### design/flow/constraint.sdc
create_clock -name core_clock -period 3.24 [get_ports {ACLK}]
set_input_delay 0.6480 -clock core_clock [delete_from_list [all_inputs] [get_ports {ACLK}]]
set_output_delay 0.6480 -clock core_clock [all_outputs]
set_load 0.01 [all_outputs]
### design/flow/config.mk
export PLATFORM = sky130hd
export DESIGN_NAME = axi_gpio_expanded
export DESIGN_NICKNAME = axi_gpio_expanded
export VERILOG_FILES = /design/flow/design.v
export SDC_FILE = /design/flow/constraint.sdc
export NUM_CORES = 4
export LEC_CHECK = 0
export ABC_AREA = 1
export CAP_MARGIN = 10
export CELL_PAD_IN_SITES_DETAIL_PLACEMENT = 0
export CELL_PAD_IN_SITES_GLOBAL_PLACEMENT = 0
export CORE_ASPECT_RATIO = 1.25
export CORE_MARGIN = 2
export CORE_UTILIZATION = 25
export GPL_ROUTABILITY_DRIVEN = 0
export GPL_TIMING_DRIVEN = 0
export MAX_ROUTING_LAYER = met5
export PLACE_DENSITY_LB_ADDON = 0.21
export SETUP_SLACK_MARGIN = 0.54
export SLEW_MARGIN = 0
export TNS_END_PERCENT = 15
### design/flow/run.sh
#!/bin/bash
# the make line also repeats each setting of config.mk as NAME=value (left out here)
make -C /OpenROAD-flow-scripts/flow DESIGN_CONFIG=/design/flow/config.mk WORK_HOME=/design/flow/orfs CLKGATE_MAP_FILE= finish
### design/flow/design.v
module axi_gpio
#(
    parameter C_ALL_INPUTS        = 0,             
    parameter C_ALL_OUTPUTS       = 0,             
    parameter C_GPIO_WIDTH        = 32,            
    parameter C_DOUT_DEFAULT      = 32'h00000000,  
    parameter C_TRI_DEFAULT       = 32'hFFFFFFFF,  
    parameter C_IS_DUAL           = 0,             
    parameter C_ALL_INPUTS_2      = 0,             
    parameter C_ALL_OUTPUTS_2     = 0,             
    parameter C_GPIO2_WIDTH       = 32,            
    parameter C_DOUT_DEFAULT_2    = 32'h00000000,  
    parameter C_TRI_DEFAULT_2     = 32'hFFFFFFFF,  
    parameter C_INTERRUPT_PRESENT = 0              
)
(
    input  logic        ACLK,                     
    input  logic        ARESETn,                  
    input  logic  [8:0] s_axi_AWADDR,             
    input  logic        s_axi_AWVALID,            
    output logic        s_axi_AWREADY,            
    input  logic [31:0] s_axi_WDATA,              
    input  logic  [3:0] s_axi_WSTRB,              
    input  logic        s_axi_WVALID,             
    output logic        s_axi_WREADY,             
    output logic  [1:0] s_axi_BRESP,              
    output logic        s_axi_BVALID,             
    input  logic        s_axi_BREADY,             
    input  logic  [8:0] s_axi_ARADDR,             
    input  logic        s_axi_ARVALID,            
    output logic        s_axi_ARREADY,            
    output logic [31:0] s_axi_RDATA,              
    output logic  [1:0] s_axi_RRESP,              
    output logic        s_axi_RVALID,             
    input  logic        s_axi_RREADY,             
    output logic ip2intc_irpt,                    
    input  logic  [C_GPIO_WIDTH-1:0] gpio_io_i,   
    output logic  [C_GPIO_WIDTH-1:0] gpio_io_o,   
    output logic  [C_GPIO_WIDTH-1:0] gpio_io_t,   
    input  logic [C_GPIO2_WIDTH-1:0] gpio2_io_i,  
    output logic [C_GPIO2_WIDTH-1:0] gpio2_io_o,  
    output logic [C_GPIO2_WIDTH-1:0] gpio2_io_t   
);
localparam REG_GPIO_IO       = 9'h000;  
localparam REG_GPIO_IO_T     = 9'h004;  
localparam REG_GPIO2_IO      = 9'h008;  
localparam REG_GPIO2_IO_T    = 9'h00C;  
localparam REG_GLOBAL_INT_EN = 9'h11C;  
localparam REG_IP_INT_EN     = 9'h120;  
localparam REG_IP_INT_STATUS = 9'h128;  
localparam GPIO_IO_HIGH_0  = (C_GPIO_WIDTH >  8) ?  7 : C_GPIO_WIDTH-1;
localparam GPIO_IO_HIGH_1  = (C_GPIO_WIDTH > 16) ? 15 : C_GPIO_WIDTH-1;
localparam GPIO_IO_HIGH_2  = (C_GPIO_WIDTH > 24) ? 23 : C_GPIO_WIDTH-1;
localparam GPIO_IO_HIGH_3  = (C_GPIO_WIDTH > 32) ? 31 : C_GPIO_WIDTH-1;
localparam GPIO2_IO_HIGH_0 = (C_GPIO2_WIDTH >  8) ?  7 : C_GPIO2_WIDTH-1;
localparam GPIO2_IO_HIGH_1 = (C_GPIO2_WIDTH > 16) ? 15 : C_GPIO2_WIDTH-1;
localparam GPIO2_IO_HIGH_2 = (C_GPIO2_WIDTH > 24) ? 23 : C_GPIO2_WIDTH-1;
localparam GPIO2_IO_HIGH_3 = (C_GPIO2_WIDTH > 32) ? 31 : C_GPIO2_WIDTH-1;
logic [8:0] awaddr;
logic [8:0] araddr;
logic [C_GPIO_WIDTH-1:0]  gpio_io_i_reg;
logic [C_GPIO2_WIDTH-1:0] gpio2_io_i_reg;
logic [C_GPIO_WIDTH-1:0]  gpio_io_i_reg2;
logic [C_GPIO2_WIDTH-1:0] gpio2_io_i_reg2;
logic global_int_en;
logic [1:0] ip_int_en;
logic [1:0] ip_int_status;
logic clk;
logic rst;  
logic write_strobe;
logic read_strobe;
logic wr_reg_gpio_io;
logic wr_reg_gpio_io_t;
logic wr_reg_gpio2_io;
logic wr_reg_gpio2_io_t;
logic wr_reg_global_int_en;
logic wr_reg_ip_int_en;
logic wr_reg_ip_int_status;
assign clk = ACLK;
always_ff @(posedge clk) begin
    rst <= ~ARESETn;
end
assign write_strobe = s_axi_AWVALID && s_axi_WVALID && !s_axi_BVALID;
assign awaddr = {s_axi_AWADDR[8:2], 2'b00};
assign wr_reg_gpio_io       = (awaddr == REG_GPIO_IO      );
assign wr_reg_gpio_io_t     = (awaddr == REG_GPIO_IO_T    );
assign wr_reg_gpio2_io      = (awaddr == REG_GPIO2_IO     );
assign wr_reg_gpio2_io_t    = (awaddr == REG_GPIO2_IO_T   );
assign wr_reg_global_int_en = (awaddr == REG_GLOBAL_INT_EN);
assign wr_reg_ip_int_en     = (awaddr == REG_IP_INT_EN    );
assign wr_reg_ip_int_status = (awaddr == REG_IP_INT_STATUS);
assign s_axi_BRESP = 2'b00;  
generate
if (!C_ALL_INPUTS) begin
    if (C_GPIO_WIDTH > 0) begin
        always_ff @(posedge clk) begin
            if (rst)
                gpio_io_o[GPIO_IO_HIGH_0:0] <= C_DOUT_DEFAULT[GPIO_IO_HIGH_0:0];
            else if (write_strobe && wr_reg_gpio_io && s_axi_WSTRB[0])
                gpio_io_o[GPIO_IO_HIGH_0:0] <= s_axi_WDATA[GPIO_IO_HIGH_0:0];
        end
    end
    if (C_GPIO_WIDTH > 8) begin
        always_ff @(posedge clk) begin
            if (rst)
                gpio_io_o[GPIO_IO_HIGH_1:8] <= C_DOUT_DEFAULT[GPIO_IO_HIGH_1:8];
            else if (write_strobe && wr_reg_gpio_io && s_axi_WSTRB[1])
                gpio_io_o[GPIO_IO_HIGH_1:8] <= s_axi_WDATA[GPIO_IO_HIGH_1:8];
        end
    end
    if (C_GPIO_WIDTH > 16) begin
        always_ff @(posedge clk) begin
            if (rst)
                gpio_io_o[GPIO_IO_HIGH_2:16] <= C_DOUT_DEFAULT[GPIO_IO_HIGH_2:16];
            else if (write_strobe && wr_reg_gpio_io && s_axi_WSTRB[2])
                gpio_io_o[GPIO_IO_HIGH_2:16] <= s_axi_WDATA[GPIO_IO_HIGH_2:16];
        end
    end
    if (C_GPIO_WIDTH > 24) begin
        always_ff @(posedge clk) begin
            if (rst)
                gpio_io_o[GPIO_IO_HIGH_3:24] <= C_DOUT_DEFAULT[GPIO_IO_HIGH_3:24];
            else if (write_strobe && wr_reg_gpio_io && s_axi_WSTRB[3])
                gpio_io_o[GPIO_IO_HIGH_3:24] <= s_axi_WDATA[GPIO_IO_HIGH_3:24];
        end
    end
end
else begin
    assign gpio_io_o = C_DOUT_DEFAULT;
end
if (!C_ALL_INPUTS && !C_ALL_OUTPUTS) begin
    if (C_GPIO_WIDTH > 0) begin
        always_ff @(posedge clk) begin
            if (rst)
                gpio_io_t[GPIO_IO_HIGH_0:0] <= C_DOUT_DEFAULT[GPIO_IO_HIGH_0:0];
            else if (write_strobe && wr_reg_gpio_io_t && s_axi_WSTRB[0])
                gpio_io_t[GPIO_IO_HIGH_0:0] <= s_axi_WDATA[GPIO_IO_HIGH_0:0];
        end
    end
    if (C_GPIO_WIDTH > 8) begin
        always_ff @(posedge clk) begin
            if (rst)
                gpio_io_t[GPIO_IO_HIGH_1:8] <= C_DOUT_DEFAULT[GPIO_IO_HIGH_1:8];
            else if (write_strobe && wr_reg_gpio_io_t && s_axi_WSTRB[1])
                gpio_io_t[GPIO_IO_HIGH_1:8] <= s_axi_WDATA[GPIO_IO_HIGH_1:8];
        end
    end
    if (C_GPIO_WIDTH > 16) begin
        always_ff @(posedge clk) begin
            if (rst)
                gpio_io_t[GPIO_IO_HIGH_2:16] <= C_DOUT_DEFAULT[GPIO_IO_HIGH_2:16];
            else if (write_strobe && wr_reg_gpio_io_t && s_axi_WSTRB[2])
                gpio_io_t[GPIO_IO_HIGH_2:16] <= s_axi_WDATA[GPIO_IO_HIGH_2:16];
        end
    end
    if (C_GPIO_WIDTH > 24) begin
        always_ff @(posedge clk) begin
            if (rst)
                gpio_io_t[GPIO_IO_HIGH_3:24] <= C_DOUT_DEFAULT[GPIO_IO_HIGH_3:24];
            else if (write_strobe && wr_reg_gpio_io_t && s_axi_WSTRB[3])
                gpio_io_t[GPIO_IO_HIGH_3:24] <= s_axi_WDATA[GPIO_IO_HIGH_3:24];
        end
    end
end
else begin
    assign gpio_io_t = C_TRI_DEFAULT;
end
if (C_IS_DUAL && !C_ALL_INPUTS_2) begin
    if (C_GPIO2_WIDTH > 0) begin
        always_ff @(posedge clk) begin
            if (rst)
                gpio2_io_o[GPIO2_IO_HIGH_0:0] <= C_DOUT_DEFAULT[GPIO2_IO_HIGH_0:0];
            else if (write_strobe && wr_reg_gpio2_io && s_axi_WSTRB[0])
                gpio2_io_o[GPIO2_IO_HIGH_0:0] <= s_axi_WDATA[GPIO2_IO_HIGH_0:0];
        end
    end
    if (C_GPIO2_WIDTH > 8) begin
        always_ff @(posedge clk) begin
            if (rst)
                gpio2_io_o[GPIO2_IO_HIGH_1:8] <= C_DOUT_DEFAULT[GPIO2_IO_HIGH_1:8];
            else if (write_strobe && wr_reg_gpio2_io && s_axi_WSTRB[1])
                gpio2_io_o[GPIO2_IO_HIGH_1:8] <= s_axi_WDATA[GPIO2_IO_HIGH_1:8];
        end
    end
    if (C_GPIO2_WIDTH > 16) begin
        always_ff @(posedge clk) begin
            if (rst)
                gpio2_io_o[GPIO2_IO_HIGH_2:16] <= C_DOUT_DEFAULT[GPIO2_IO_HIGH_2:16];
            else if (write_strobe && wr_reg_gpio2_io && s_axi_WSTRB[2])
                gpio2_io_o[GPIO2_IO_HIGH_2:16] <= s_axi_WDATA[GPIO2_IO_HIGH_2:16];
        end
    end
    if (C_GPIO2_WIDTH > 24) begin
        always_ff @(posedge clk) begin
            if (rst)
                gpio2_io_o[GPIO2_IO_HIGH_3:24] <= C_DOUT_DEFAULT[GPIO2_IO_HIGH_3:24];
            else if (write_strobe && wr_reg_gpio2_io && s_axi_WSTRB[3])
                gpio2_io_o[GPIO2_IO_HIGH_3:24] <= s_axi_WDATA[GPIO2_IO_HIGH_3:24];
        end
    end
end
else begin
    assign gpio2_io_o = C_DOUT_DEFAULT_2;
end
if (C_IS_DUAL && !C_ALL_INPUTS_2 && !C_ALL_OUTPUTS_2) begin
    if (C_GPIO2_WIDTH > 0) begin
        always_ff @(posedge clk) begin
            if (rst)
                gpio2_io_t[GPIO2_IO_HIGH_0:0] <= C_DOUT_DEFAULT[GPIO2_IO_HIGH_0:0];
            else if (write_strobe && wr_reg_gpio2_io_t && s_axi_WSTRB[0])
                gpio2_io_t[GPIO2_IO_HIGH_0:0] <= s_axi_WDATA[GPIO2_IO_HIGH_0:0];
        end
    end
    if (C_GPIO2_WIDTH > 8) begin
        always_ff @(posedge clk) begin
            if (rst)
                gpio2_io_t[GPIO2_IO_HIGH_1:8] <= C_DOUT_DEFAULT[GPIO2_IO_HIGH_1:8];
            else if (write_strobe && wr_reg_gpio2_io_t && s_axi_WSTRB[1])
                gpio2_io_t[GPIO2_IO_HIGH_1:8] <= s_axi_WDATA[GPIO2_IO_HIGH_1:8];
        end
    end
    if (C_GPIO2_WIDTH > 16) begin
        always_ff @(posedge clk) begin
            if (rst)
                gpio2_io_t[GPIO2_IO_HIGH_2:16] <= C_DOUT_DEFAULT[GPIO2_IO_HIGH_2:16];
            else if (write_strobe && wr_reg_gpio2_io_t && s_axi_WSTRB[2])
                gpio2_io_t[GPIO2_IO_HIGH_2:16] <= s_axi_WDATA[GPIO2_IO_HIGH_2:16];
        end
    end
    if (C_GPIO2_WIDTH > 24) begin
        always_ff @(posedge clk) begin
            if (rst)
                gpio2_io_t[GPIO2_IO_HIGH_3:24] <= C_DOUT_DEFAULT[GPIO2_IO_HIGH_3:24];
            else if (write_strobe && wr_reg_gpio2_io_t && s_axi_WSTRB[3])
                gpio2_io_t[GPIO2_IO_HIGH_3:24] <= s_axi_WDATA[GPIO2_IO_HIGH_3:24];
        end
    end
end
else begin
    assign gpio2_io_t = C_TRI_DEFAULT;
end
if (C_INTERRUPT_PRESENT) begin
    always_ff @(posedge clk) begin
        if (rst) begin
            global_int_en <= 1'b0;
            ip_int_en <= 2'b00;
        end
        else if (write_strobe) begin
            if (wr_reg_global_int_en && s_axi_WSTRB[3]) global_int_en <= s_axi_WDATA[31];
            if (wr_reg_ip_int_en && s_axi_WSTRB[0]) ip_int_en <= s_axi_WDATA[1:0];
        end
    end
end
else begin
    assign global_int_en = 1'b0;
    assign ip_int_en = 2'b00;
end
endgenerate
always_ff @(posedge clk) begin
    if (rst) begin
        s_axi_AWREADY <= 1'b0;
        s_axi_WREADY  <= 1'b0;
        s_axi_BVALID  <= 1'b0;
    end
    else begin
        s_axi_AWREADY <= write_strobe;
        s_axi_WREADY  <= write_strobe;
        if (write_strobe) begin
            s_axi_BVALID  <= 1'b1;
        end
        else if (s_axi_BVALID) begin
            s_axi_BVALID  <= ~s_axi_BREADY;
        end
    end
end
generate
if (!C_ALL_OUTPUTS) begin
    always_ff @(posedge clk) begin
        gpio_io_i_reg  <= gpio_io_i;
    end
end
else begin
    assign gpio_io_i_reg = '0;
end
if (C_IS_DUAL && !C_ALL_OUTPUTS_2) begin
    always_ff @(posedge clk) begin
        gpio2_io_i_reg <= gpio2_io_i;
    end
end
else begin
    assign gpio2_io_i_reg = '0;
end
endgenerate
generate
if (C_INTERRUPT_PRESENT) begin
    always_ff @(posedge clk) begin
        if (rst) begin
            gpio_io_i_reg2  <= '0;
            gpio2_io_i_reg2 <= '0;
            ip_int_status   <= '0;
            ip2intc_irpt    <= 1'b0;
        end
        else begin
            gpio_io_i_reg2  <= gpio_io_i_reg;
            if (gpio_io_i_reg != gpio_io_i_reg2) begin
                ip_int_status[0] <= 1'b1;
            end
            else if (write_strobe && wr_reg_ip_int_status && s_axi_WSTRB[0]) begin
                ip_int_status[0] <= s_axi_WDATA[0] ^ ip_int_status[0];
            end
            gpio2_io_i_reg2 <= gpio2_io_i_reg;
            if (gpio2_io_i_reg != gpio2_io_i_reg2) begin
                ip_int_status[1] <= 1'b1;
            end
            else if (write_strobe && wr_reg_ip_int_status && s_axi_WSTRB[0]) begin
                ip_int_status[1] <= s_axi_WDATA[1] ^ ip_int_status[1];
            end
            ip2intc_irpt <= |ip_int_status[1:0];
        end
    end
end
else begin
    assign ip2intc_irpt = 1'b0;
    assign ip_int_status = 2'b00;
    assign gpio_io_i_reg2 = '0;
    assign gpio2_io_i_reg2 = '0;
end
endgenerate
assign read_strobe = s_axi_ARVALID && !s_axi_RVALID;
assign s_axi_RRESP = 2'b00;  
assign araddr = {s_axi_ARADDR[8:2],2'b00};
always_ff @(posedge clk) begin
    if (rst) begin
        s_axi_ARREADY <= '0;
        s_axi_RDATA   <= '0;
        s_axi_RVALID  <= '0;
    end
    else begin
        s_axi_ARREADY <= read_strobe;
        if (read_strobe) begin
            s_axi_RDATA <= 32'd0;  
            unique case (araddr)
                REG_GPIO_IO       : s_axi_RDATA <= gpio_io_i_reg;           
                REG_GPIO_IO_T     : s_axi_RDATA <= gpio_io_t;               
                REG_GPIO2_IO      : s_axi_RDATA <= gpio2_io_i_reg;          
                REG_GPIO2_IO_T    : s_axi_RDATA <= gpio2_io_t;              
                REG_GLOBAL_INT_EN : s_axi_RDATA <= {global_int_en, 30'd0};  
                REG_IP_INT_EN     : s_axi_RDATA <= {30'd0, ip_int_en};      
                REG_IP_INT_STATUS : s_axi_RDATA <= {30'd0, ip_int_status};  
                default : s_axi_RDATA <= 32'd0;          
            endcase
        end
        if (read_strobe) begin
            s_axi_RVALID <= 1'b1;
        end
        else if (s_axi_RVALID) begin
            s_axi_RVALID <= ~s_axi_RREADY;
        end
    end
end
endmodule
module axi_gpio_expanded
#(
    parameter C_ALL_INPUTS        = 0,             
    parameter C_ALL_OUTPUTS       = 0,             
    parameter C_GPIO_WIDTH        = 32,            
    parameter C_DOUT_DEFAULT      = 32'h00000000,  
    parameter C_TRI_DEFAULT       = 32'hFFFFFFFF,  
    parameter C_IS_DUAL           = 1,             
    parameter C_ALL_INPUTS_2      = 0,             
    parameter C_ALL_OUTPUTS_2     = 0,             
    parameter C_GPIO2_WIDTH       = 32,            
    parameter C_DOUT_DEFAULT_2    = 32'h00000000,  
    parameter C_TRI_DEFAULT_2     = 32'hFFFFFFFF,  
    parameter C_INTERRUPT_PRESENT = 1              
)
(
    input logic ACLK,     
    input logic ARESETn,  
    input  logic              [8:2] AWADDR,    
    input  logic              [2:0] AWPROT,    
    input  logic                    AWVALID,   
    output logic                    AWREADY,   
    input  logic             [31:0] WDATA,   
    input  logic              [3:0] WSTRB,   
    input  logic                    WVALID,  
    output logic                    WREADY,  
    output logic              [1:0] BRESP,   
    output logic                    BVALID,  
    input  logic                    BREADY,  
    input  logic              [8:2] ARADDR,    
    input  logic              [2:0] ARPROT,    
    input  logic                    ARVALID,   
    output logic                    ARREADY,   
    output logic             [31:0] RDATA,   
    output logic              [1:0] RRESP,   
    output logic                    RVALID,  
    input  logic                    RREADY,  
    output logic ip2intc_irpt,                    
    input  logic  [C_GPIO_WIDTH-1:0] gpio_io_i,   
    output logic  [C_GPIO_WIDTH-1:0] gpio_io_o,   
    output logic  [C_GPIO_WIDTH-1:0] gpio_io_t,   
    input  logic [C_GPIO2_WIDTH-1:0] gpio2_io_i,  
    output logic [C_GPIO2_WIDTH-1:0] gpio2_io_o,  
    output logic [C_GPIO2_WIDTH-1:0] gpio2_io_t   
);
   axi_gpio #(.C_ALL_INPUTS(C_ALL_INPUTS),
              .C_ALL_OUTPUTS(C_ALL_OUTPUTS),
              .C_GPIO_WIDTH(C_GPIO_WIDTH),
              .C_DOUT_DEFAULT(C_DOUT_DEFAULT),
              .C_TRI_DEFAULT(C_TRI_DEFAULT),
              .C_IS_DUAL(C_IS_DUAL),
              .C_ALL_INPUTS_2(C_ALL_INPUTS_2),
              .C_ALL_OUTPUTS_2(C_ALL_OUTPUTS_2),
              .C_GPIO2_WIDTH(C_GPIO2_WIDTH),
              .C_DOUT_DEFAULT_2(C_DOUT_DEFAULT_2),
              .C_TRI_DEFAULT_2(C_TRI_DEFAULT_2),
              .C_INTERRUPT_PRESENT(C_INTERRUPT_PRESENT))
     gpio(.ACLK(ACLK), .ARESETn(ARESETn),
          .s_axi_AWADDR({AWADDR, 2'b00}), .s_axi_AWVALID(AWVALID), .s_axi_AWREADY(AWREADY),
          .s_axi_WDATA(WDATA), .s_axi_WSTRB(WSTRB), .s_axi_WVALID(WVALID), .s_axi_WREADY(WREADY),
          .s_axi_BRESP(BRESP), .s_axi_BVALID(BVALID), .s_axi_BREADY(BREADY),
          .s_axi_ARADDR({ARADDR, 2'b00}), .s_axi_ARVALID(ARVALID), .s_axi_ARREADY(ARREADY),
          .s_axi_RDATA(RDATA), .s_axi_RRESP(RRESP), .s_axi_RVALID(RVALID), .s_axi_RREADY(RREADY),
          .ip2intc_irpt(ip2intc_irpt),
          .gpio_io_i(gpio_io_i), .gpio_io_o(gpio_io_o), .gpio_io_t(gpio_io_t),
          .gpio2_io_i(gpio2_io_i), .gpio2_io_o(gpio2_io_o), .gpio2_io_t(gpio2_io_t));
endmodule
==> run summary, run 1 <==
Physical implementation status

The count of maximum capacitance violations stands at 0. The number of CTS-inserted buffers stands at 35. STA lists the endpoint of the worst register-to-register path as gpio.s_axi_RDATA[21]$_SDFFE_PP0P_. The worst register-to-register path has a depth of 5. The worst-case max-slew headroom was logged as 36.31%. The HPWL after detailed placement stands at 34,140 um.

Looking at the setup timing report, the critical path kind is input pin to flip-flop. The worst hold path terminates at gpio.gpio2_io_o[12]$_SDFFE_PP0P_. Combinational cells account for 6.7% of the total power. The leakage component of the power was reported as 5.961 nW.

The total grt overflow stands at 0. After detailed routing, the total wire length is 43,350 um. The main area contributors are sky130_fd_sc_hd__dfxtp_1, sky130_fd_sc_hd__o21ai_0, sky130_fd_sc_hd__inv_1, sky130_fd_sc_hd__a21oi_1, sky130_fd_sc_hd__nand2_1. By instance count, the leading cell after synthesis is sky130_fd_sc_hd__dfxtp_1.

The script logs the ratio of routed vias to standard cells as 4.296. The internal power of the cells stands at 6.473 mW. The synthesized netlist was found by Yosys to have 1,399 cells.

Note that the worst hold path type here is flip-flop to flip-flop. For reference, the critical path cell chain is clkdlybuf4s50_1 > inv_1 > nor2_1 > clkinv_1 > clkbuf_1 > nand2_1 > a21oi_1. The ratio of final minimum period to clock period stands at 70.38%. The worst hold path passes through 2 cells. The final timing report lists clock skew as 0.02149 ns. The post-detailed-route DRC marker count stands at 0. The number of resized instances in the post-cts repair step stands at 0.

According to the Yosys statistics, the synthesized design has a chip area of 0.01136 mm2. The first global-routing pass estimated 63,740 um of wire. The number of cells on the critical path stands at 7.

Counting instances in the post-synthesis netlist gives the leading cell types as sky130_fd_sc_hd__dfxtp_1, sky130_fd_sc_hd__inv_1, sky130_fd_sc_hd__o21ai_0. The number of standard-cell rows in the floorplan stands at 87. The detail route stage leaves a number of antenna-violating nets equal to 0.

The run finished with no timing, DRC or antenna violations. The pin count of the biggest net entering global routing stands at 15. STA classifies the critical path endpoint as a flip-flop.

The via count stands at 10,010. Setup repair after global routing left no endpoint under its margin. The number of port buffers stands at 286. The synthesized-area fraction occupied by and/or/nand/nor cells stands at 15.25%. The area fraction of the largest cell type after synthesis is 52.68%. In this run the number of H-tree levels came out at 2.

The sequential cells in the finished layout cover a total of 0.005986 mm2. The switching power share of the total stands at 23.43%. The clock distribution power stands at 4.04 mW. The global routing usage summed across all routing layers stands at 18.13%. In this run the most critical hold path is launched from gpio.gpio2_io_o[12]$_SDFFE_PP0P_. The biggest slice of the total power is consumed by the clock network. The flop-to-flop setup slack stands at 1.23 ns.

The maximum net fanout on the critical path stands at 10. Looking at the reg2reg group, the worst path starts from gpio.s_axi_RVALID$_SDFF_PP0_. The fmax stands at 438.5 MHz.

The capture point of the critical path was reported as gpio.s_axi_RDATA[21]$_SDFFE_PP0P_. The maximum single-stage delay on the critical path stands at 0.48 ns. Endpoints failing hold in the final report were tallied at 0. The script extracted a net switching power of 1.981 mW. The relative contribution of sequential cells to total power stands at 45.5%. For this run, the detailed router's first-pass iteration total came to 5. Of all cell types, the one taking the most synthesized area is sky130_fd_sc_hd__dfxtp_1. The cell area after synthesis stands at 0.01136 mm2. The clock passes through at most 3 buffers. The post-synthesis cell type count stands at 29.

The clock-pin transition on the worst setup and hold timing paths stands at 0.06 ns. The critical path contains buffers and inverters numbering 4 combined. The average footprint of a synthesized cell stands at 8.122 um2. The final number of setup-violating endpoints stands at 0.

From left edge to right edge, the die measures 194.7 um. The initial antenna violation count stands at 2. The sequential power reported by the tool is 3.85 mW.

TritonCTS built the clock tree. STA classifies the critical path startpoint as an input pin. The post-synthesis register bit count stands at 299. The design draws 8.454 mW.

Measured against the total synthesized area, the mux share comes to 0%. The chip height stands at 242.4 um. Looking at the clock tree report, the root buffer type is sky130_fd_sc_hd__clkbuf_16.

The share of flip-flops with an asynchronous set or reset stands at 0%. The clock sink count stands at 299. The fraction of power consumed by the clock network stands at 47.8%. For this run, the leading register cell type out of synthesis is sky130_fd_sc_hd__dfxtp_1. By area, the combinational part of the netlist is dominated by AND-OR/OR-AND gates.

The clock latency of the later-clocked register in the worst-skew pair stands at 0.54 ns. The number of hold buffers added after CTS was 0. Once iteration 0 of detailed routing completed, the report listed 501 DRC markers. Summing all multi-input logic gate instances after layout gives 0.004118 mm2. Of the total synthesized cell area, the portion taken by full adders, half adders and majority gates is 0%.

The count of fill cells added during filler insertion stands at 4,686. Buffers added to address setup during post-CTS repair amount to 0. The arrival time at the worst endpoint stands at 2.68 ns. Sequential elements use 52.68% of the synthesized area.

From synthesis to final layout, the design area changed by 42.08%. The kind of cell with the highest combined delay along the critical path is buffers and inverters. The power per cell area stands at 523.7 mW/mm2. The final max-slew violation count stands at 0. The worst path meets setup with 0.9597 ns of slack. The number of cells in the design after placement stands at 2,266. The largest voltage drop on the vdd net stands at 0.2537 mV. According to the timing report, the critical path is launched from ARVALID. During I/O placement, the number of pins put on the boundary was 297. The transition time of the tightest slew-check pin stands at 0.9554 ns. The number of standard cells after synthesis stands at 1,399. The via count of the first global-routing pass stands at 9,946.

After routing the design area is 0.01614 mm2. The number of cells in the finished layout apart from fillers stands at 2,329. Before CTS, the worst setup slack after placement is 0.3538 ns. Summed over all failing endpoints, the final setup total negative slack is 0 ns.

Across all stage logs, warnings added up to 32. The critical path endpoint has a required time of 3.64 ns. Before placement the cells fill 25.27% of the core. The script logs the mean routed wire length per placed instance as 18.61 um.

For this run, the number of Yosys warnings is 1. After Yosys synthesis, AND-OR and OR-AND compound gates account for 16.85% of the synthesized area. For reference, XOR and XNOR gates occupy 4.008% of the area reported after synthesis. The core box area stands at 0.04496 mm2. In this run the cell area measured after placement is 0.01496 mm2. Subtracting the final worst setup slack from the clock period gives 2.280 ns. The post-synth count of flops with an enable pin is 0. The count of nets after finishing stands at 1,852. Among all stages on the critical path, the largest delay is contributed by sky130_fd_sc_hd__nor2_1.

The combinational gate power stands at 563 uW. After floorplanning, the die was sized to cover 0.04718 mm2.
per-layer routing:
metal	global-route usage, %	part of all wire (%)	vias up
met1	21.85	42	4544
li1	-	-	5115
met4	6.154	2.9	0
met2	31.71	49	285
met5	0	0	-
met3	4.037	5.7	61
per-stage QoR:
| step | utilization (%) | hold slack [ns] |
|---|---|---|
| floorplan | - | 0.4291 |
| global placement | 33.27 | 0.4327 |
| detailed placement | 33.27 | 0.4377 |
| CTS | 35.90 | 0.4458 |
| global route | 35.91 | 0.4604 |
| finish | 35.91 | 0.4435 |
area by class of cell:
cell class | count | share of cell area [%]
Buffer | 72 | 2.565
Clock inverter | 13 | 1.015
Clock buffer | 48 | 6.286
Timing Repair Buffer | 286 | 17.73
Tap cell | 578 | 4.480
Sequential cell | 299 | 37.08
Inverter | 228 | 5.301
Antenna cell | 2 | 0.03100
Multi-Input combinational cell | 803 | 25.51
==> run 2: changes to the inputs <==
- ABC_AREA: 1 -> not set
- CAP_MARGIN: 10 -> 20
- CELL_PAD_IN_SITES_DETAIL_PLACEMENT: 0 -> not set
- CELL_PAD_IN_SITES_GLOBAL_PLACEMENT: 0 -> not set
- CORE_ASPECT_RATIO: 1.25 -> not set
- CORE_UTILIZATION: 25 -> 68
- CTS_CLUSTER_SIZE: not set -> 33
- GPL_ROUTABILITY_DRIVEN: 0 -> not set
- GPL_TIMING_DRIVEN: 0 -> not set
- HOLD_SLACK_MARGIN: not set -> 0.3
- MAX_ROUTING_LAYER: met5 -> not set
- PLACE_DENSITY_LB_ADDON: 0.21 -> not set
- SETUP_SLACK_MARGIN: 0.54 -> 0.28
- SLEW_MARGIN: 0 -> 20
- TNS_END_PERCENT: 15 -> not set
- clock period: 3.24 -> 2.07 ns (I/O delays scaled with it)
==> run 2 against run 1 <==
The run now fails in clock tree synthesis. Synthesized area fell by 6.6%. Synthesized cell count is 24% lower. Die size decreased by 65%.
==> run summary, run 2 <==
Implementation progress

The number of enable-type register cells in the synthesized netlist came to 0 (unchanged). The xor/xnor cell area share of the yosys netlist is 5.449% (+1.4 points). The Yosys chip area came to 0.01061 mm2 (-6.6%).

The chip height was 128.9 um (-47%). The average footprint of a synthesized cell came to 9.914 um2 (+22%). Yosys attributes the largest share of cell area to sky130_fd_sc_hd__dfxtp_1, sky130_fd_sc_hd__nand2_1, sky130_fd_sc_hd__mux4_2, sky130_fd_sc_hd__a21oi_1, sky130_fd_sc_hd__xnor2_1. The run stopped with a tool error. The top-area cell type share of the netlist area came to 56.43% (+3.7 points).

The synthesized-area fraction occupied by and/or/nand/nor cells stands at 18.93% (+3.7 points). The register share after synthesis came to 56.43% (+3.7 points). Post-synth the commonest register cell is sky130_fd_sc_hd__dfxtp_1. The core box area stands at 0.01520 mm2 (-66%). sky130_fd_sc_hd__dfxtp_1 takes more of the synthesized area than any other cell.

The number of standard cells after synthesis was 1,070 (-24%). The width of the die stands at 128.9 um (-34%). The post-synthesis cell type count is 37 (+28%). The fraction of the core area occupied by cells at floorplan stands at 69.78% (+45 points). The arithmetic-cell share of the synthesized area counting full adders, half adders and majority gates stands at 0% (unchanged). Routability-driven placement finished with a final weighted congestion of 0.9252. The post-synthesis register bit count stands at 299 (unchanged).

The number of port buffers came to 286 (unchanged). The number of warnings printed during yosys synthesis is 1 (unchanged). Among all cell types in the netlist, the one instantiated most often is sky130_fd_sc_hd__dfxtp_1. The number of standard-cell rows in the floorplan came to 45 (-48%). The number of primary I/O pins came to 297 (unchanged). Of the combinational cells, the family taking the most area is simple AND/OR/NAND/NOR gates.

The share of flip-flops with an asynchronous set or reset came to 0% (unchanged). The synthesized-area fraction occupied by ao, oa, aoi and oai cells stands at 9.118% (-7.7 points). The mux cell area share after synthesis was 7.054% (+7.1 points).

The commonest cells after synthesis are sky130_fd_sc_hd__dfxtp_1, sky130_fd_sc_hd__nand2_1, sky130_fd_sc_hd__a21oi_1. The chip area stands at 0.01662 mm2 (-65%). Per the run summary, the flow got no further than clock tree synthesis. The first error in the log reads "[ERROR DPL-0038] Utilization greater than 100%, impossible to legalize". The yosys stat cell total stands at 1,070 (-24%). The cell area after synthesis stands at 0.01061 mm2 (-6.6%).

The HPWL after detailed placement stands at 26,020 um (-24%).
==> run 2: metrics by stage <==
step	instances	utilization, %	instance area (um2)	worst slack [ns]
floorplan	1073	-	10630	0.2814
global placement	1524	90.97	13830	-0.3107
detailed placement	1524	90.97	13830	-0.4779
==> run 3: changes to the inputs <==
- CORE_UTILIZATION: 68 -> 23
- CTS_CLUSTER_DIAMETER: not set -> 194
- CTS_CLUSTER_SIZE: 33 -> not set
- GPL_ROUTABILITY_DRIVEN: not set -> 0
- HOLD_SLACK_MARGIN: 0.3 -> 0.2
- MAX_ROUTING_LAYER: not set -> met4
- PLACE_DENSITY_LB_ADDON: not set -> 0.17
- SETUP_SLACK_MARGIN: 0.28 -> not set
- clock period: 2.07 -> 5.0 ns (I/O delays scaled with it)
==> run 3 against run 2 <==
The run now finishes clean. Synthesized area did not move. Die size rose to 2.9 times the previous value. Synthesized cell count did not move.
==> run summary, run 3 <==
Physical implementation status

Following the worst setup path forward leads to its endpoint at gpio.ip_int_status[1]$_SDFFE_PP0P_. The HPWL after detailed placement stands at 29,910 um (+15%). The number of CTS-inserted buffers stands at 37. The count of routing violations after the opening detailed-route iteration stands at 459. The net count of the finished layout is 1,472. With fillers left out, the area of the finished cells amounts to 0.01522 mm2. For reference, the critical path is launched at WVALID. The H-tree was split into 2 levels. Counting buffers and inverters, the worst setup path is 6 cells deep. The post-synthesis cell type count stands at 37 (unchanged). Cell internal power was estimated by the tool at 4.141 mW.

According to the timing report, the arrival time at the worst endpoint equals 3.29 ns. The placement-stage cell area came to 0.01403 mm2 (+1.4%). The net switching power in the latest report is 1.267 mW. Per the timing report, the achievable frequency comes out to 343.4 MHz. The number of primary I/O pins came to 297 (unchanged).

The chip area stands at 0.04785 mm2 (+190%). The dominant power group in this design is the clock network. The number of standard-cell rows in the floorplan stands at 78 (+73%). Per the STA report, the cell with the highest stage delay on the worst path is sky130_fd_sc_hd__nor4b_1. The switching power share of the total stands at 23.43%. The xor/xnor cell area share of the yosys netlist is 5.449% (unchanged). The worst register-to-register path ends at gpio.ip_int_status[1]$_SDFFE_PP0P_.

The maximum net fanout on the critical path stands at 5. After synthesis, the largest family of logic cells by area is simple AND/OR/NAND/NOR gates. The post-synthesis register bit count stands at 299 (unchanged). The number of cells on the worst hold path is listed as 2. By startpoint and endpoint, the worst setup path is classified as input pin to flip-flop. Post-synth the commonest register cell is sky130_fd_sc_hd__dfxtp_1. The Yosys chip area is 0.01061 mm2 (unchanged). Headroom to the max-slew limit came out at 29.38%. TritonCTS built the clock tree. The setup fix buffers added after clock tree synthesis stands at 0. Per report_power, the Sequential row totals 2.50 mW. The commonest cells after synthesis are sky130_fd_sc_hd__dfxtp_1, sky130_fd_sc_hd__nand2_1, sky130_fd_sc_hd__a21oi_1. The chip height stands at 218.8 um (+70%).

The routed design shows a wire length per standard cell of 20.38 um. The number of nets still failing antenna checks after routing stands at 0. The arithmetic-cell share of the synthesized area counting full adders, half adders and majority gates was 0% (unchanged). In the routed design, unresolved DRC markers number 0. The worst hold path begins at gpio.gpio2_io_o[26]$_SDFFE_PP0P_. The total grt overflow stands at 0.

Walking the worst path, the cells encountered are clkdlybuf4s50_1 > nand3b_4 > or4b_4 > nor4b_1 > xnor2_1 > a31oi_1. In this run the layout overhead on the synthesized area is reported as 43.47%. The path with the worst hold slack has its endpoint at gpio.gpio2_io_o[26]$_SDFFE_PP0P_.

TritonCTS reports the number of clock sinks as 299. The count of maximum capacitance violations stands at 0.

The count of warning messages emitted by the tools stands at 32. The share of flip-flops with an asynchronous set or reset stands at 0% (unchanged). The initial antenna violation count is 2. The total area of multi-input combinational cells stands at 0.004337 mm2.

The clock-pin transition on the worst setup and hold timing paths stands at 0.06 ns. The register share after synthesis stands at 56.43% (unchanged). The final layout reports a setup TNS of 0 ns. The OpenROAD report gives the critical path a required time of 5.38 ns. Entering global routing, the biggest net connects 94 pins. STA classifies the critical path startpoint as an input pin. The first global-routing pass estimated 57,280 um of wire. The number of warnings printed during yosys synthesis stands at 1 (unchanged). In the final run the clock tree shows a worst skew of 0.01465 ns. STA shows the worst reg2reg path with a cell count of 5.

The synthesized-area fraction occupied by and/or/nand/nor cells is 18.93% (unchanged). The mux cell area share after synthesis is 7.054% (unchanged). The clock latency of the later-clocked register in the worst-skew pair stands at 0.54 ns. For reference, the top cells by area after synthesis are sky130_fd_sc_hd__dfxtp_1, sky130_fd_sc_hd__nand2_1, sky130_fd_sc_hd__mux4_2, sky130_fd_sc_hd__a21oi_1, sky130_fd_sc_hd__xnor2_1. The core box area was 0.04548 mm2 (+200%). The timing report notes that buffer and inverter cells on the critical path total 1. For this design the static power due to leakage is 5.172 nW. The synthesis stats list as the most numerous cell sky130_fd_sc_hd__dfxtp_1. Setup repair after global routing left no endpoint under its margin. The sequential cell area stands at 0.005989 mm2. The maximum single-stage delay on the critical path stands at 0.76 ns.

The routed layout has 8,371 vias. The cell area after synthesis stands at 0.01061 mm2 (unchanged). The top-area cell type share of the netlist area came to 56.43% (unchanged). The fraction of the core area occupied by cells at floorplan came to 23.32% (-46 points). The clock tree buffer depth stands at 3.

The final max-slew violation count stands at 0. The average footprint of a synthesized cell stands at 9.914 um2 (unchanged). Using the TritonRoute via totals, the vias-per-cell ratio works out to 4.241. The clock distribution power stands at 2.59 mW. The number of enable-type register cells in the synthesized netlist came to 0 (unchanged).

The combinational gate power stands at 325 uW. The tree is rooted in a sky130_fd_sc_hd__clkbuf_16. The number of port buffers stands at 286 (unchanged). The synthesized-area fraction occupied by ao, oa, aoi and oai cells is 9.118% (unchanged). The minimum clock period after layout stands at 2.912 ns. Buffers inserted to repair hold after CTS numbered 0.

Sorting the Yosys area breakdown by cell type puts at the top sky130_fd_sc_hd__dfxtp_1. The ratio of final minimum period to clock period stands at 58.23%. The share of total power dissipated in combinational logic is 6.0%.

Looking at the reg2reg group, the worst path starts from gpio.s_axi_BVALID$_SDFF_PP0_. The width of the die stands at 218.8 um (+70%). The number of standard cells after synthesis stands at 1,070 (unchanged). Among cell families on the critical path, the largest total delay comes from simple AND/OR/NAND/NOR gates. STA classifies the critical path endpoint as a flip-flop.

The run finished with no timing, DRC or antenna violations. The final number of setup-violating endpoints stands at 0. The share of total power dissipated in sequential elements is 46.2%.

Dividing total power by cell area gives a power density of 355.4 mW/mm2. In the log, the iteration count for the first detailed-route pass is 5. Fill cells in the final layout number 4,727.

The fraction of power consumed by the clock network stands at 47.8%. The yosys stat cell total stands at 1,070 (unchanged). The transition time of the tightest slew-check pin stands at 1.059 ns. Per the final timing report, the hold violations number 0. According to the hold report, the worst path is of the flip-flop to flip-flop type. The largest voltage drop on the vdd net stands at 0.1783 mV. The sum of routed wire length over all layers stands at 40,240 um. The global routing report lists combined usage of all routing layers as 17.14%. The number of resized instances in the post-cts repair step stands at 0.

The via count of the first global-routing pass stands at 8,280. The setup check on the worst reg-to-reg path leaves a slack of 2.67 ns.
run 3: stage by stage:
stage               instances  util (%)  power [mW]  setup slack (ns)  hold slack [ns]
floorplan                1073         -       2.682             2.536           0.4489
global placement         1905     30.84       2.877             1.581           0.4386
detailed placement       1905     30.84       2.878             1.565           0.4442
CTS                      1970     33.39       5.509             2.156           0.4521
global route             1973     33.46       5.642             2.028           0.4678
finish                   1974     33.46       5.409             2.088           0.4503
run 3: layout make-up:
cell class | instances | area share, %
sequential | 299 | 39.36
multi-input combinational | 702 | 28.50
timing repair buffer | 295 | 19.32
clock buffer | 51 | 6.890
tap | 600 | 4.933
clock inverter | 14 | 0.7071
inverter | 10 | 0.2467
antenna | 3 | 0.04933
run 3: per-layer routing:
| metal | track usage (%) | vias to the layer above | part of all wire (%) |
|---|---|---|---|
| met4 | 5.495 | 0 | 2.2 |
| met1 | 23.07 | 3941 | 47 |
| met2 | 25.23 | 230 | 45 |
| met5 | - | - | 0 |
| met3 | 4.106 | 54 | 5.8 |
| li1 | - | 4146 | - |
==> run 4: changes to the inputs <==
- CELL_PAD_IN_SITES_DETAIL_PLACEMENT: not set -> 2
- CORE_UTILIZATION: 23 -> 40
- CTS_CLUSTER_DIAMETER: 194 -> not set
- HOLD_SLACK_MARGIN: 0.2 -> not set
- MAX_ROUTING_LAYER: met4 -> not set
- PLACE_DENSITY_LB_ADDON: 0.17 -> not set
==> run 4 against run 3 <==
Count of clock-buffer cells in the layout down 2. Critical path depth rose by 1. Register-to-register slack worse by 0.24 ns. Total power rose by 1.4%. Hold slack gained 0.026 ns. Clock power is essentially flat. Worst setup slack got worse by 0.52 ns.
==> run summary, run 4 <==
Physical implementation status

The flow ran to the end and the layout has no timing, DRC or antenna violations. The root buffer cell chosen for the clock tree is sky130_fd_sc_hd__clkbuf_16. The average footprint of a synthesized cell came to 9.914 um2 (unchanged).

The sequential cell area stands at 0.005989 mm2 (unchanged). The worst slew slack as a fraction of its limit came to 31.29% (+1.9 points). The kind of cell with the highest combined delay along the critical path is simple AND/OR/NAND/NOR gates. The count of fill cells added during filler insertion was 2,471 (-48%).

The switching component of the power stands at 1.350 mW (+6.6%). The vias per cell stands at 5.767 (+36%). The cell area after synthesis stands at 0.01061 mm2 (unchanged). The count of nets after finishing stands at 1,467 (-0.34%).

The total area of multi-input combinational cells is 0.004330 mm2 (-0.14%). The critical path's slowest stage uses the library cell sky130_fd_sc_hd__clkdlybuf4s50_1. STA classifies the critical path endpoint as a flip-flop.

TritonCTS built the clock tree. The count of maximum capacitance violations came to 0 (unchanged). In the synthesized netlist, the cells that appear most often are sky130_fd_sc_hd__dfxtp_1, sky130_fd_sc_hd__nand2_1, sky130_fd_sc_hd__a21oi_1. The relative contribution of sequential cells to total power stands at 45.8% (-0.4 points). The via count of the first global-routing pass is 11,190 (+35%). The critical path is of the input pin to flip-flop type. The number of primary I/O pins is 297 (unchanged). The share of power burned in combinational logic stands at 6.4% (+0.4 points).

The core box area is 0.02606 mm2 (-43%). The mux cell area share after synthesis stands at 7.054% (unchanged). The transition time of the tightest slew-check pin stands at 1.031 ns (-0.02863 ns). The flop-to-flop setup slack was 2.43 ns (-0.24 ns). The synthesized-area fraction occupied by ao, oa, aoi and oai cells is 9.118% (unchanged). The width of the die came to 166.8 um (-24%).

The ratio of final minimum period to clock period stands at 68.64% (+10 points). Grouping non-sequential cells by family puts the most area in simple AND/OR/NAND/NOR gates. The area growth from synthesis to final layout stands at 40.00%.

The number of nets still failing antenna checks after routing was 0 (unchanged). The cell depth of the worst flop-to-flop path was 6 (+1). The number of port buffers is 286 (unchanged). The HPWL after detailed placement came to 33,490 um (+12%).

The chip height stands at 166.8 um (-24%). The post-synthesis register bit count stands at 299 (unchanged). The count of warning messages emitted by the tools is 36 (+13%). The pin count of the biggest net entering global routing stands at 108 (+15%). The maximum single-stage delay on the critical path came to 0.55 ns (-0.21 ns).

The via count stands at 9,810 (+17%). STA classifies the critical path startpoint as an input pin. The Yosys chip area was 0.01061 mm2 (unchanged). Among all cell types in the netlist, the one instantiated most often is sky130_fd_sc_hd__dfxtp_1. The clock-pin transition on the worst setup and hold timing paths stands at 0.06 ns (about the same). The number of cells on the critical path came to 7 (+1).

The pre-CTS setup slack was 1.290 ns (-0.2755 ns). For reference, the critical path is captured by gpio.gpio2_io_o[19]$_SDFFE_PP0P_. The switching power share of the total stands at 24.61% (+1.2 points). The power per cell area is 369.5 mW/mm2 (+4.0%).

The post-detailed-route DRC marker count stands at 0 (unchanged). The group that draws the most power in this run is the clock network. The fraction of power consumed by the clock network stands at 47.7% (about the same). The number of levels in the clock H-tree stands at 2 (unchanged).

The number of warnings printed during yosys synthesis stands at 1 (unchanged). The average wire per cell in the routed design is 32.74 um (+61%). The arithmetic-cell share of the synthesized area counting full adders, half adders and majority gates stands at 0% (unchanged). The worst setup slack after layout is 1.568 ns (-0.5203 ns). The type recorded for the worst min-delay path is flip-flop to flip-flop.

The largest total area in the synthesized netlist belongs to sky130_fd_sc_hd__dfxtp_1. The most used flip-flop cell after synthesis is sky130_fd_sc_hd__dfxtp_1. The arrival time at the worst endpoint is 3.85 ns (+0.56 ns).

STA lists the endpoint of the worst register-to-register path as gpio.gpio2_io_o[19]$_SDFFE_PP0P_. The synthesized-area fraction occupied by and/or/nand/nor cells came to 18.93% (unchanged). The number of CTS-inserted buffers stands at 34 (-8.1%). The yosys stat cell total stands at 1,070 (unchanged).

The clock latency of the later-clocked register in the worst-skew pair stands at 0.53 ns (about the same). The initial antenna violation count stands at 4 (+2). The wire length of the first global-routing pass stands at 80,140 um (+40%).

The xor/xnor cell area share of the yosys netlist stands at 5.449% (unchanged). The number of standard cells after synthesis is 1,070 (unchanged). The fmax is 291.4 MHz (-15%). The total sequential power stands at 2.51 mW (about the same). Looking at hold timing, the worst path starts from gpio.gpio_io_o[21]$_SDFFE_PP0P_.

The critical path starts at AWADDR[4]. The clock tree buffer depth was 3 (unchanged). The summed negative setup slack over all endpoints stands at 0 ns (unchanged). The final number of setup-violating endpoints stands at 0 (unchanged). The clock sink count stands at 299 (unchanged). Per STA, the worst path is made up of clkdlybuf4s50_1 > or3_1 > nor4_4 > buf_4 > and3_1 > nand2_1 > a21oi_1.

The count of buffering cells on the critical path with inverters included came to 2 (+1). The largest voltage drop on the vdd net was 0.4084 mV (+130%). The chip area stands at 0.02784 mm2 (-42%).

The static leakage power stands at 5.146 nW (-0.50%). The setup fix buffers added after clock tree synthesis is 0 (unchanged). The register share after synthesis was 56.43% (unchanged). The share of flip-flops with an asynchronous set or reset is 0% (unchanged). The minimum clock period after layout was 3.432 ns (+0.5203 ns). The fraction of the core area occupied by cells at floorplan stands at 40.71% (+17 points).

The hold-fix buffer count after cts stands at 0 (unchanged). The top-area cell type share of the netlist area stands at 56.43% (unchanged). The total grt overflow stands at 0 (unchanged). The required time of the critical path came to 5.42 ns (+0.04 ns).

After synthesis, the cell types taking the most area are sky130_fd_sc_hd__dfxtp_1, sky130_fd_sc_hd__nand2_1, sky130_fd_sc_hd__mux4_2, sky130_fd_sc_hd__a21oi_1, sky130_fd_sc_hd__xnor2_1. The number of resized instances in the post-cts repair step was 0 (unchanged). The global routing usage summed across all routing layers stands at 38.91% (+22 points). The final core area utilization was 56.99% (+24 points). The maximum net fanout on the critical path is 24 (+19). The post-synthesis cell type count stands at 37 (unchanged). Setup repair after global routing left no endpoint under its margin. The clock tree skew after final layout came to 0.01820 ns (+0.003555 ns). The number of standard-cell rows in the floorplan stands at 59 (-24%). The hold violation count in the final report is 0 (unchanged). The instance count along the most critical hold path was 2 (unchanged). The clock distribution power stands at 2.62 mW (about the same). The number of cells in the finished layout apart from fillers was 1,701 (-14%). The number of cells in the design after placement stands at 1,637 (-14%). The count of routing violations after the opening detailed-route iteration was 879 (+92%). The detailed-routing iteration count for the pre-antenna-repair pass came to 5 (unchanged). The internal power of the cells is 4.136 mW (-0.13%). The final max-slew violation count is 0 (unchanged). The sum of routed wire length over all layers came to 55,700 um (+38%). In the hold report, the worst path ends at gpio.gpio_io_o[21]$_SDFFE_PP0P_. The combinational gate power stands at 353 uW (+8.6%).

In this run the critical register-to-register path is launched from gpio.s_axi_BVALID$_SDFF_PP0_. The number of enable-type register cells in the synthesized netlist stands at 0 (unchanged).
-- run 4: cell type report --
type                            count  area share (%)
Multi-Input combinational cell    702           29.16
Clock inverter                      9          0.5308
Timing Repair Buffer              293           19.76
Clock buffer                       49           7.077
Sequential cell                   299           40.33
Inverter                           10          0.2528
Antenna cell                        4         0.06740
Tap cell                          335           2.822
-- run 4: routing by layer --
layer | wire (um) | share of wire [%] | track usage, % | vias to the layer above
met2 | 27940 | 50 | 68.21 | 508
met5 | 0 | 0 | 0 | -
met1 | 21040 | 38 | 44.57 | 4998
met4 | 3232 | 5.8 | 21.78 | 0
met3 | 3482 | 6.3 | 7.272 | 171
li1 | - | - | - | 4133
-- run 4: metrics by stage --
step / area (um2) / total power, mW / hold slack [ns]
CTS: 14800 / 5.480 / 0.4772
detailed placement: 13670 / 2.884 / 0.4468
global placement: 13670 / 2.858 / 0.4359
floorplan: 10620 / 2.682 / 0.4489
global route: 14850 / 5.609 / 0.4898
finish: 14850 / 5.487 / 0.4760
==> run 5: changes to the inputs <==
- CELL_PAD_IN_SITES_DETAIL_PLACEMENT: 2 -> not set
- CORE_UTILIZATION: 40 -> 59
- GPL_ROUTABILITY_DRIVEN: 0 -> not set
- clock period: 5.0 -> 2.45 ns (I/O delays scaled with it)
==> run 5 against run 4 <==
Register-to-register slack got worse by 1.9 ns. Design area down 0.35%. Largest cell class unchanged. Still clean. Critical path type is now flip-flop to primary output. Critical path depth decreased by 6. Critical endpoint is now gpio2_io_t[30].
==> run summary, run 5 <==
Physical implementation status

The run finished with no timing, DRC or antenna violations. The count of warning messages emitted by the tools was 36 (unchanged). The setup fix buffers added after clock tree synthesis stands at 0 (unchanged). The cell depth of the worst flop-to-flop path stands at 6 (unchanged).

For this design, the slowest cell found on the critical path is sky130_fd_sc_hd__clkdlybuf4s50_1. The endpoint of the worst hold path is reported as gpio.gpio_io_i_reg[15]$_DFF_P_. The fraction of the core area occupied by cells at floorplan stands at 59.66% (+19 points). The ratio of final minimum period to clock period stands at 86.52% (+18 points).

The post-synthesis cell type count was 37 (unchanged). After synthesis, the cell types taking the most area are sky130_fd_sc_hd__dfxtp_1, sky130_fd_sc_hd__nand2_1, sky130_fd_sc_hd__mux4_2, sky130_fd_sc_hd__a21oi_1, sky130_fd_sc_hd__xnor2_1. The total sequential power stands at 5.09 mW (+100%). The hold violation count in the final report stands at 0 (unchanged). The largest voltage drop on the vdd net is 0.6970 mV (+71%).

The switching power share of the total is 22.27% (-2.3 points). In this run the critical path is formed by clkdlybuf4s50_1. The number of cells in the design after placement was 1,559 (-4.8%). The number of primary I/O pins stands at 297 (unchanged). The instance count along the most critical hold path came to 1 (-1). The arithmetic-cell share of the synthesized area counting full adders, half adders and majority gates stands at 0% (unchanged). The path class of the tightest hold or removal check is input pin to flip-flop. In the post-synthesis netlist, the cell with the most instances is sky130_fd_sc_hd__dfxtp_1. The worst setup path is launched from a flip-flop.

The switching component of the power stands at 2.289 mW (+69%). The sum of routed wire length over all layers stands at 32,170 um (-42%). The number of cells on the critical path was 1 (-6). The clock-pin transition on the worst setup and hold timing paths is 0.06 ns (about the same). The number of warnings printed during yosys synthesis stands at 1 (unchanged).

The chip area stands at 0.01907 mm2 (-32%). The mux cell area share after synthesis stands at 7.054% (unchanged). For the worst reg-to-reg path, the endpoint reported by OpenROAD is gpio.ip_int_status[1]$_SDFFE_PP0P_. The synthesized-area fraction occupied by and/or/nand/nor cells stands at 18.93% (unchanged). The initial antenna violation count came to 0 (-4). The top-area cell type share of the netlist area stands at 56.43% (unchanged). The count of maximum capacitance violations stands at 0 (unchanged).

STA classifies the critical path endpoint as a primary output. The synthesized design spends more area on one cell type than any other, namely sky130_fd_sc_hd__dfxtp_1. The clock latency of the later-clocked register in the worst-skew pair is 0.56 ns (+0.03 ns). The share of power burned in combinational logic stands at 6.5% (about the same). In the synthesized netlist, the dominant kind of combinational cell is simple AND/OR/NAND/NOR gates. The worst hold slack after final layout stands at 0.3780 ns (-0.09802 ns).

The transition time of the tightest slew-check pin was 0.6894 ns (-0.3413 ns). The fraction of power consumed by the clock network was 44.0% (-3.7 points). Based on the critical path, the design can be clocked at up to 471.8 MHz.

The combinational gate power is 667 uW (+89%). The total grt overflow stands at 0 (unchanged). The vias per cell stands at 5.501 (-4.6%). In this run the critical register-to-register path is launched from gpio.s_axi_BVALID$_SDFF_PP0_.

The number of cells in the finished layout apart from fillers stands at 1,614 (-5.1%). The required time of the critical path was 1.96 ns (-3.46 ns). The commonest register cell is sky130_fd_sc_hd__dfxtp_1. CTS placed an instance of sky130_fd_sc_hd__clkbuf_16 at the clock tree root. The number of enable-type register cells in the synthesized netlist stands at 0 (unchanged). The clock sink count came to 299 (unchanged).

The via count stands at 8,878 (-9.5%). The pin count of the biggest net entering global routing came to 158 (+46%). The sum of internal, switching and leakage power is 10.28 mW (+87%). The cell area after synthesis is 0.01061 mm2 (unchanged). The count of buffering cells on the critical path with inverters included stands at 1 (-1). The power per cell area stands at 694.5 mW/mm2 (+88%). The final core area utilization stands at 83.24% (+26 points). From synthesis to final layout, the design area changed by 39.51%. The arrival time at the worst endpoint came to 1.63 ns (-2.22 ns). The count of fill cells added during filler insertion was 1,081 (-56%). According to the timing report, the critical path is captured at gpio2_io_t[30].

The number of levels in the clock H-tree came to 1 (-1). Per the hold report, the tightest min-delay path originates at gpio_io_i[15]. The xor/xnor cell area share of the yosys netlist was 5.449% (unchanged). The clock tree skew after final layout stands at 0.01254 ns (-0.005656 ns).

TritonCTS built the clock tree. The detailed-routing iteration count for the pre-antenna-repair pass was 5 (unchanged). The final weighted congestion in routability-driven placement stands at 0.8870. The relative contribution of sequential cells to total power stands at 49.5% (+3.7 points).

The hold-fix buffer count after cts is 0 (unchanged). The average footprint of a synthesized cell is 9.914 um2 (unchanged). The count of nets after finishing was 1,489 (+1.5%).

The critical path in this run is classified as flip-flop to primary output. The number of CTS-inserted buffers was 30 (-12%). Ranked by instance count, the synthesized netlist is headed by sky130_fd_sc_hd__dfxtp_1, sky130_fd_sc_hd__nand2_1, sky130_fd_sc_hd__a21oi_1. Setup repair after global routing left no endpoint under its margin.

The number of standard cells after synthesis came to 1,070 (unchanged). The count of routing violations after the opening detailed-route iteration stands at 700 (-20%). The yosys stat cell total stands at 1,070 (unchanged). The Yosys chip area stands at 0.01061 mm2 (unchanged). The core box area was 0.01778 mm2 (-32%). The register share after synthesis stands at 56.43% (unchanged).

The maximum single-stage delay on the critical path came to 0.60 ns (+0.05 ns). The flop-to-flop setup slack came to 0.53 ns (-1.90 ns). The wire length of the first global-routing pass was 49,540 um (-38%).

The number of nets still failing antenna checks after routing was 0 (unchanged). The maximum net fanout on the critical path stands at 3 (-88%). The post-detailed-route DRC marker count stands at 0 (unchanged).

The synthesized-area fraction occupied by ao, oa, aoi and oai cells was 9.118% (unchanged). The chip height stands at 138.1 um (-17%). The HPWL after detailed placement stands at 22,720 um (-32%).

Among cell families on the critical path, the largest total delay comes from buffers and inverters. The post-synthesis register bit count was 299 (unchanged). The number of port buffers stands at 286 (unchanged). The number of standard-cell rows in the floorplan stands at 49 (-17%). The biggest slice of the total power is consumed by sequential cells. The clock tree buffer depth came to 3 (unchanged). The count of antenna diodes in the layout stands at 0 (-4).

The global routing usage summed across all routing layers was 32.78% (-6.1 points). The worst slew slack as a fraction of its limit came to 54.04% (+23 points). The clock distribution power stands at 4.52 mW (+73%).

After layout, the minimum clock period comes to 2.120 ns. The final number of setup-violating endpoints was 0 (unchanged). The via count of the first global-routing pass was 8,776 (-22%). The number of resized instances in the post-cts repair step stands at 0 (unchanged).

The static leakage power came to 5.216 nW (+1.4%). The internal power of the cells was 7.989 mW (+93%). The launch point of the critical path was reported as gpio.gpio2_io_t[30]$_SDFFE_PP0P_.

The share of flip-flops with an asynchronous set or reset came to 0% (unchanged). The width of the die is 138.1 um (-17%). The average wire per cell in the routed design was 19.93 um (-39%).

The final max-slew violation count was 0 (unchanged).
## run 5: per-stage QoR
| step | cell area (um2) | TNS, ns | worst slack (ns) |
|---|---|---|---|
| floorplan | 10620 | 0 | 0.4963 |
| global placement | 13810 | -0.01896 | -0.01343 |
| detailed placement | 13810 | -0.3700 | -0.05306 |
| CTS | 14800 | 0 | 0.3325 |
| global route | 14800 | 0 | 0.2974 |
| finish | 14800 | 0 | 0.3303 |
## run 5: area by class of cell
class / instances / area [um2] / share of cell area (%)
clock buffers: 43 / 890.9 / 6.020
clock inverters: 12 / 97.59 / 0.6595
flip-flops and latches: 299 / 5989 / 40.47
repair buffers: 319 / 3168 / 21.41
multi-input cells: 702 / 4329 / 29.25
well taps: 229 / 286.5 / 1.936
inverters: 10 / 37.54 / 0.2536
## run 5: metal layers
| layer | track usage (%) | wire length (um) |
|---|---|---|
| met5 | 0 | 0 |
| met4 | 9.291 | 901 |
| met3 | 8.209 | 2541 |
| met2 | 54.09 | 15300 |
| met1 | 43.25 | 13430 |
==> run 6: changes to the inputs <==
- CELL_PAD_IN_SITES_GLOBAL_PLACEMENT: not set -> 3
- CORE_ASPECT_RATIO: not set -> 0.5
- CORE_UTILIZATION: 59 -> 40
- CTS_CLUSTER_DIAMETER: not set -> 332
- CTS_CLUSTER_SIZE: not set -> 100
- PLACE_DENSITY_LB_ADDON: not set -> 0.19
- TNS_END_PERCENT: not set -> 15
- clock period: 2.45 -> 5.0 ns (I/O delays scaled with it)
==> run 6 against run 5 <==
The run now fails in global placement. Die size up 46%. Synthesized area did not move. Synthesized cell count unchanged.
==> run summary, run 6 <==
Implementation progress

The synthesized-area fraction occupied by and/or/nand/nor cells was 18.93% (unchanged). Per the synthesis report, the dominant area consumer among library cells is sky130_fd_sc_hd__dfxtp_1. The chip height stands at 119.2 um (-14%). In the synthesized netlist the dominant register cell turns out to be sky130_fd_sc_hd__dfxtp_1. Among the non-sequential cells, simple AND/OR/NAND/NOR gates take the most area.

The share of flip-flops with an asynchronous set or reset came to 0% (unchanged). Sorting the synthesized cells by how often they occur yields sky130_fd_sc_hd__dfxtp_1, sky130_fd_sc_hd__nand2_1, sky130_fd_sc_hd__a21oi_1. The number of warnings printed during yosys synthesis stands at 1 (unchanged). It got as far as global placement and failed there. The average footprint of a synthesized cell stands at 9.914 um2 (unchanged). The post-synthesis register bit count is 299 (unchanged). The number of primary I/O pins stands at 297 (unchanged). The fraction of the core area occupied by cells at floorplan was 40.37% (-19 points). The tool reported: "[ERROR FLW-0024] Place density exceeds 1.0 (current PLACE_DENSITY_LB_ADDON =  0.19). Please check if the value of  PLACE_DENSITY_LB_ADDON is between 0 and 0.99".

The top-area cell type share of the netlist area stands at 56.43% (unchanged). The Yosys chip area came to 0.01061 mm2 (unchanged). The cell area after synthesis stands at 0.01061 mm2 (unchanged). The core box area stands at 0.02628 mm2 (+48%). The mux cell area share after synthesis was 7.054% (unchanged). The xor/xnor cell area share of the yosys netlist was 5.449% (unchanged). The most frequently used library cell after synthesis is sky130_fd_sc_hd__dfxtp_1. The register share after synthesis came to 56.43% (unchanged). The chip area is 0.02792 mm2 (+46%). The number of standard-cell rows in the floorplan came to 42 (-14%). The number of enable-type register cells in the synthesized netlist stands at 0 (unchanged). The synthesized-area fraction occupied by ao, oa, aoi and oai cells came to 9.118% (unchanged).

The post-synthesis cell type count was 37 (unchanged). The yosys stat cell total stands at 1,070 (unchanged). The arithmetic-cell share of the synthesized area counting full adders, half adders and majority gates was 0% (unchanged). The number of standard cells after synthesis came to 1,070 (unchanged).

The width of the die stands at 234.3 um (+70%). By area the synthesized netlist is led by sky130_fd_sc_hd__dfxtp_1, sky130_fd_sc_hd__nand2_1, sky130_fd_sc_hd__mux4_2, sky130_fd_sc_hd__a21oi_1, sky130_fd_sc_hd__xnor2_1. The run stopped with a tool error.
==> run 7: changes to the inputs <==
- CELL_PAD_IN_SITES_GLOBAL_PLACEMENT: 3 -> not set
- CORE_ASPECT_RATIO: 0.5 -> not set
- CORE_UTILIZATION: 40 -> 68
- CTS_CLUSTER_DIAMETER: 332 -> not set
- CTS_CLUSTER_SIZE: 100 -> 38
- HOLD_SLACK_MARGIN: not set -> 0.29
- PLACE_DENSITY_LB_ADDON: 0.19 -> not set
- SETUP_SLACK_MARGIN: not set -> 0.6
- TNS_END_PERCENT: 15 -> not set
- clock period: 5.0 -> 2.15 ns (I/O delays scaled with it)
==> run 7 against run 6 <==
The run fails in clock tree synthesis. Synthesized area did not move. Synthesized cell count did not move. Die size fell by 40%.
==> run summary, run 7 <==
Implementation progress

The run stopped with a tool error. Per the run summary, the flow got no further than clock tree synthesis. The first error in the log reads "[ERROR DPL-0038] Utilization greater than 100%, impossible to legalize".

The Yosys chip area stands at 0.01061 mm2 (unchanged). The arithmetic-cell share of the synthesized area counting full adders, half adders and majority gates was 0% (unchanged). The number of standard cells after synthesis stands at 1,070 (unchanged). The chip height was 128.9 um (+8.2%). The fraction of the core area occupied by cells at floorplan stands at 69.78% (+29 points).

The number of warnings printed during yosys synthesis is 1 (unchanged). The core box area came to 0.01520 mm2 (-42%). The average footprint of a synthesized cell stands at 9.914 um2 (unchanged). The cell area after synthesis was 0.01061 mm2 (unchanged).

The main area contributors are sky130_fd_sc_hd__dfxtp_1, sky130_fd_sc_hd__nand2_1, sky130_fd_sc_hd__mux4_2, sky130_fd_sc_hd__a21oi_1, sky130_fd_sc_hd__xnor2_1. The HPWL after detailed placement stands at 26,110 um. The share of flip-flops with an asynchronous set or reset stands at 0% (unchanged). In the synthesized netlist, the cells that appear most often are sky130_fd_sc_hd__dfxtp_1, sky130_fd_sc_hd__nand2_1, sky130_fd_sc_hd__a21oi_1. The xor/xnor cell area share of the yosys netlist is 5.449% (unchanged). Among all flip-flop cells after synthesis, the most frequent one is sky130_fd_sc_hd__dfxtp_1.

The register share after synthesis stands at 56.43% (unchanged). The synthesized design spends more area on one cell type than any other, namely sky130_fd_sc_hd__dfxtp_1. The synthesized-area fraction occupied by ao, oa, aoi and oai cells stands at 9.118% (unchanged). The number of standard-cell rows in the floorplan was 45 (+7.1%).

The top-area cell type share of the netlist area is 56.43% (unchanged). The number of port buffers stands at 286. The post-synthesis register bit count came to 299 (unchanged).

The width of the die stands at 128.9 um (-45%). The synthesized-area fraction occupied by and/or/nand/nor cells stands at 18.93% (unchanged). The post-synthesis cell type count is 37 (unchanged).

The mux cell area share after synthesis stands at 7.054% (unchanged). The number of enable-type register cells in the synthesized netlist is 0 (unchanged). Yosys shows that the main logic family after synthesis is simple AND/OR/NAND/NOR gates.

By instance count, the leading cell after synthesis is sky130_fd_sc_hd__dfxtp_1. The number of primary I/O pins is 297 (unchanged). The yosys stat cell total stands at 1,070 (unchanged).

Once placement finished, the instance area stood at 0.01383 mm2. The final weighted congestion in routability-driven placement stands at 0.9610. The chip area stands at 0.01662 mm2 (-40%).
[run 7: through the flow]
stage               setup WS, ns  instances  hold WS, ns  power [mW]  TNS (ns)
global placement         -0.2062       1523       0.4357       6.650    -16.01
floorplan                 0.3758       1073       0.4489       6.250         0
detailed placement       -0.3407       1523       0.4452       6.698    -26.40
Power figures rest on the tool's default switching activity, not on a simulated workload.
